P:
## MACRegister
module MACRegister(
    input clk,
    input rst,
    input [1:0] opcode,
    input [15:0] a,
    input [15:0] b,
    output [31:0] dataOut
    );
Settings: LEC_CHECK=0, CAP_MARGIN=0, CORE_MARGIN=2, CORE_UTILIZATION=72, CTS_CLUSTER_DIAMETER=378, CTS_CLUSTER_SIZE=13, PLACE_DENSITY=0.64, SETUP_SLACK_MARGIN=0.72, SLEW_MARGIN=20; clock period 5.45 ns.
run.sh (not shown) runs the stock make flow with config.mk's settings and CLKGATE_MAP_FILE=.
Final checks on P, whose flow otherwise completed, came back failing, citing setup timing.
What Q does differently from P at the input level:
- an added PLACE_DENSITY_LB_ADDON of 0.06
- a change of CTS_CLUSTER_DIAMETER from 378 to 379
- a deleted PLACE_DENSITY that had been 0.64
- a change of SETUP_SLACK_MARGIN from 0.72 to 1.6
- a change of CORE_UTILIZATION from 72 to 70
- a change of CAP_MARGIN from 0 to 20
Notes after the runs:
Q vs P, post-layout net count went down by 12.
Higher core utilization among Q and P: P
Although it ran to completion, Q produced a layout that fails the final checks because of setup timing.
Q vs P: wire length of the first global-routing pass down in Q
Setup changes, Q to R
- putting ABC_AREA at 1 where nothing was set
- swapping 1.6 for 1.0 in SETUP_SLACK_MARGIN
- clearing CTS_CLUSTER_DIAMETER, which used to be 379
- swapping 70 for 72 in CORE_UTILIZATION
- clearing PLACE_DENSITY_LB_ADDON, which used to be 0.06
- clearing CTS_CLUSTER_SIZE, which used to be 13
- swapping 5.45 for 11.4 in the clock period (ns, I/O delays scaled along)
==> comparison <==
R: complete, dirty (setup timing)
~same worst-case clock skew in Q and R
Final estimated routing congestion in global placement ended up 0.0050 higher on R than on Q.
On total cell area reported by yosys after synthesis, the higher figure sits with R, not Q.
Count of plain and timing-repair buffers in R is 18 below Q.
In the metrics for Q and R, the one carrying the higher total negative slack is R.
The higher slew at the pin with the worst max-slew slack of Q and R is in R.
R vs Q: synthesized cell count up by more than 10%
> inputs changed (R -> S)
- changing CORE_UTILIZATION from 72 to 65
- changing the clock period (ns, I/O delays scaled along) from 11.4 to 11.0
### Flow results
Nothing crashed in R and all stages finished; the problem is that the final layout failed, the offending checks being setup timing.
In S the implementation ran to completion but is not tape-out ready, as the final checks report setup timing.
Between S and R, the difference in area of the multi-input gates is negligible.
[diff] number of DRC violations after detailed-routing iteration 0, S relative to R: improvement
S: vertical die dimension about 5% above R
Compared to R, the router laid down less metal wire for S.
Measured against each other, S and R differ in worst-case reg-to-reg path depth, the lower figure coming from S.


## run A
Starting RTL as in the previous note.
// MACRegister
module MACRegister(
    input clk,
    input rst,
    input [1:0] opcode,
    input [15:0] a,
    input [15:0] b,
    output [31:0] dataOut
    );
==> flow/config.mk <==
export PLATFORM = sky130hd
export DESIGN_NAME = MACRegister
export DESIGN_NICKNAME = MACRegister
export VERILOG_FILES = /design/flow/design.v
export SDC_FILE = /design/flow/constraint.sdc
export NUM_CORES = 4
export LEC_CHECK = 0
export ABC_AREA = 1
export CAP_MARGIN = 5
export CELL_PAD_IN_SITES_GLOBAL_PLACEMENT = 1
export CORE_ASPECT_RATIO = 1.38
export CORE_MARGIN = 2
export CORE_UTILIZATION = 54
export CTS_CLUSTER_DIAMETER = 390
export CTS_CLUSTER_SIZE = 88
export PLACE_DENSITY = 0.42
export SETUP_SLACK_MARGIN = 0.74
export SLEW_MARGIN = 35
export TNS_END_PERCENT = 25
==> flow/constraint.sdc <==
create_clock -name core_clock -period 21.5 [get_ports {clk}]
set_input_delay 4.3000 -clock core_clock [delete_from_list [all_inputs] [get_ports {clk}]]
set_output_delay 4.3000 -clock core_clock [all_outputs]
set_load 0.01 [all_outputs]
Both conditions hold for run A: the flow ran to the end and the final layout passed the timing, DRC and antenna checks.
[inputs] run B vs run A
--- a/flow/config.mk
+++ b/flow/config.mk
@@ -10,2 +9,0 @@
-export CELL_PAD_IN_SITES_GLOBAL_PLACEMENT = 1
-export CORE_ASPECT_RATIO = 1.38
@@ -13,3 +11,4 @@
-export CORE_UTILIZATION = 54
-export CTS_CLUSTER_DIAMETER = 390
-export CTS_CLUSTER_SIZE = 88
+export CORE_UTILIZATION = 60
+export CTS_CLUSTER_DIAMETER = 343
+export CTS_CLUSTER_SIZE = 100
+export HOLD_SLACK_MARGIN = -0.09
@@ -17,3 +16 @@
-export SETUP_SLACK_MARGIN = 0.74
-export SLEW_MARGIN = 35
-export TNS_END_PERCENT = 25
+export SLEW_MARGIN = 0
==> flow/constraint.sdc <==
create_clock -name core_clock -period 19.0 [get_ports {clk}]
set_input_delay 3.8000 -clock core_clock [delete_from_list [all_inputs] [get_ports {clk}]]
set_output_delay 3.8000 -clock core_clock [all_outputs]
set_load 0.01 [all_outputs]
No stage failed in run B, and the final checks on the layout all came back clean. Changes observed in run B relative to run A: met2 usage in global routing up 2.5 points, total track usage increased by 2.1 points relative to the old numbers.
Relative to run B, the following input files were edited for run C:
==> flow/config.mk <==
export PLATFORM = sky130hd
export DESIGN_NAME = MACRegister
export DESIGN_NICKNAME = MACRegister
export VERILOG_FILES = /design/flow/design.v
export SDC_FILE = /design/flow/constraint.sdc
export NUM_CORES = 4
export LEC_CHECK = 0
export CAP_MARGIN = 20
export CORE_ASPECT_RATIO = 1.11
export CORE_MARGIN = 2
export CORE_UTILIZATION = 40
export MAX_ROUTING_LAYER = met4
export SLEW_MARGIN = 20
==> comparison <==
In the summary table, run C is marked failed, with error DRT-0255 raised in 5_2_route.
The final reports for run C and run B show Yosys chip area lower in the former.
Comparing run C and run B, vertical die dimension is higher on run C.
Taking run B as the reference, in run C first-pass GRT wire length shows a reduction of about 7%, row count shows an increase of about 26%, die area shows an increase of 42%.
Run C vs. run B: distinct cell type count after synthesis went up; synthesized area now sits lower.
Comparing run C and run B, gate count of the mapped netlist is higher on run B.
Looking at simple logic cell fraction of the synthesized area, run C sits 7.1 points above run B.
## Diff of input files: run D against run C
--- a/flow/config.mk
+++ b/flow/config.mk
@@ -8,2 +8,2 @@
-export CAP_MARGIN = 20
-export CORE_ASPECT_RATIO = 1.11
+export ABC_AREA = 1
+export CAP_MARGIN = 0
@@ -11,3 +11,5 @@
-export CORE_UTILIZATION = 40
-export MAX_ROUTING_LAYER = met4
-export SLEW_MARGIN = 20
+export CORE_UTILIZATION = 43
+export CTS_CLUSTER_DIAMETER = 343
+export CTS_CLUSTER_SIZE = 100
+export HOLD_SLACK_MARGIN = -0.09
+export SLEW_MARGIN = 0
## What came out
[compare] base=run C new=run D: met2 track demand over resource in global routing rose by 4.6 points; global-route wire length before repair rose by about 11%; cell area after synthesis rose by about 4.4%; die area fell by 2.8%; area share of fa/ha/maj cells after synthesis fell by 2.5 points.
Diff run C -> run D: met1 track demand over resource in global routing went up by 3.3 points, total number of placement rows went down by 4, synthesized cell count went up by 231.
In run D relative to run C, final RePlAce weighted congestion had gone up by a little under 10%.
Run D has completed all stages; timing, DRC and antenna checks passed.
Changes in run E relative to run D:
==> flow/config.mk <==
export PLATFORM = sky130hd
export DESIGN_NAME = MACRegister
export DESIGN_NICKNAME = MACRegister
export VERILOG_FILES = /design/flow/design.v
export SDC_FILE = /design/flow/constraint.sdc
export NUM_CORES = 4
export LEC_CHECK = 0
export CAP_MARGIN = 35
export CELL_PAD_IN_SITES_GLOBAL_PLACEMENT = 2
export CORE_ASPECT_RATIO = 1.11
export CORE_MARGIN = 7
export CORE_UTILIZATION = 40
export MAX_ROUTING_LAYER = met4
export PLACE_DENSITY_LB_ADDON = 0.25
export SLEW_MARGIN = 20
export TNS_END_PERCENT = 15
Relative to run D, the via count of the first global-routing pass measured on run E has decreased by a few percent. Delta (run E minus run D): met1 demand-to-capacity share in global routing lost 5.3 points; highest clock frequency the design can meet now sits at about the same level; register area did not really move; normalized max-slew margin increased by 30 points relative to the old numbers. Run E finished every stage and its layout cleared the timing, DRC and antenna checks.
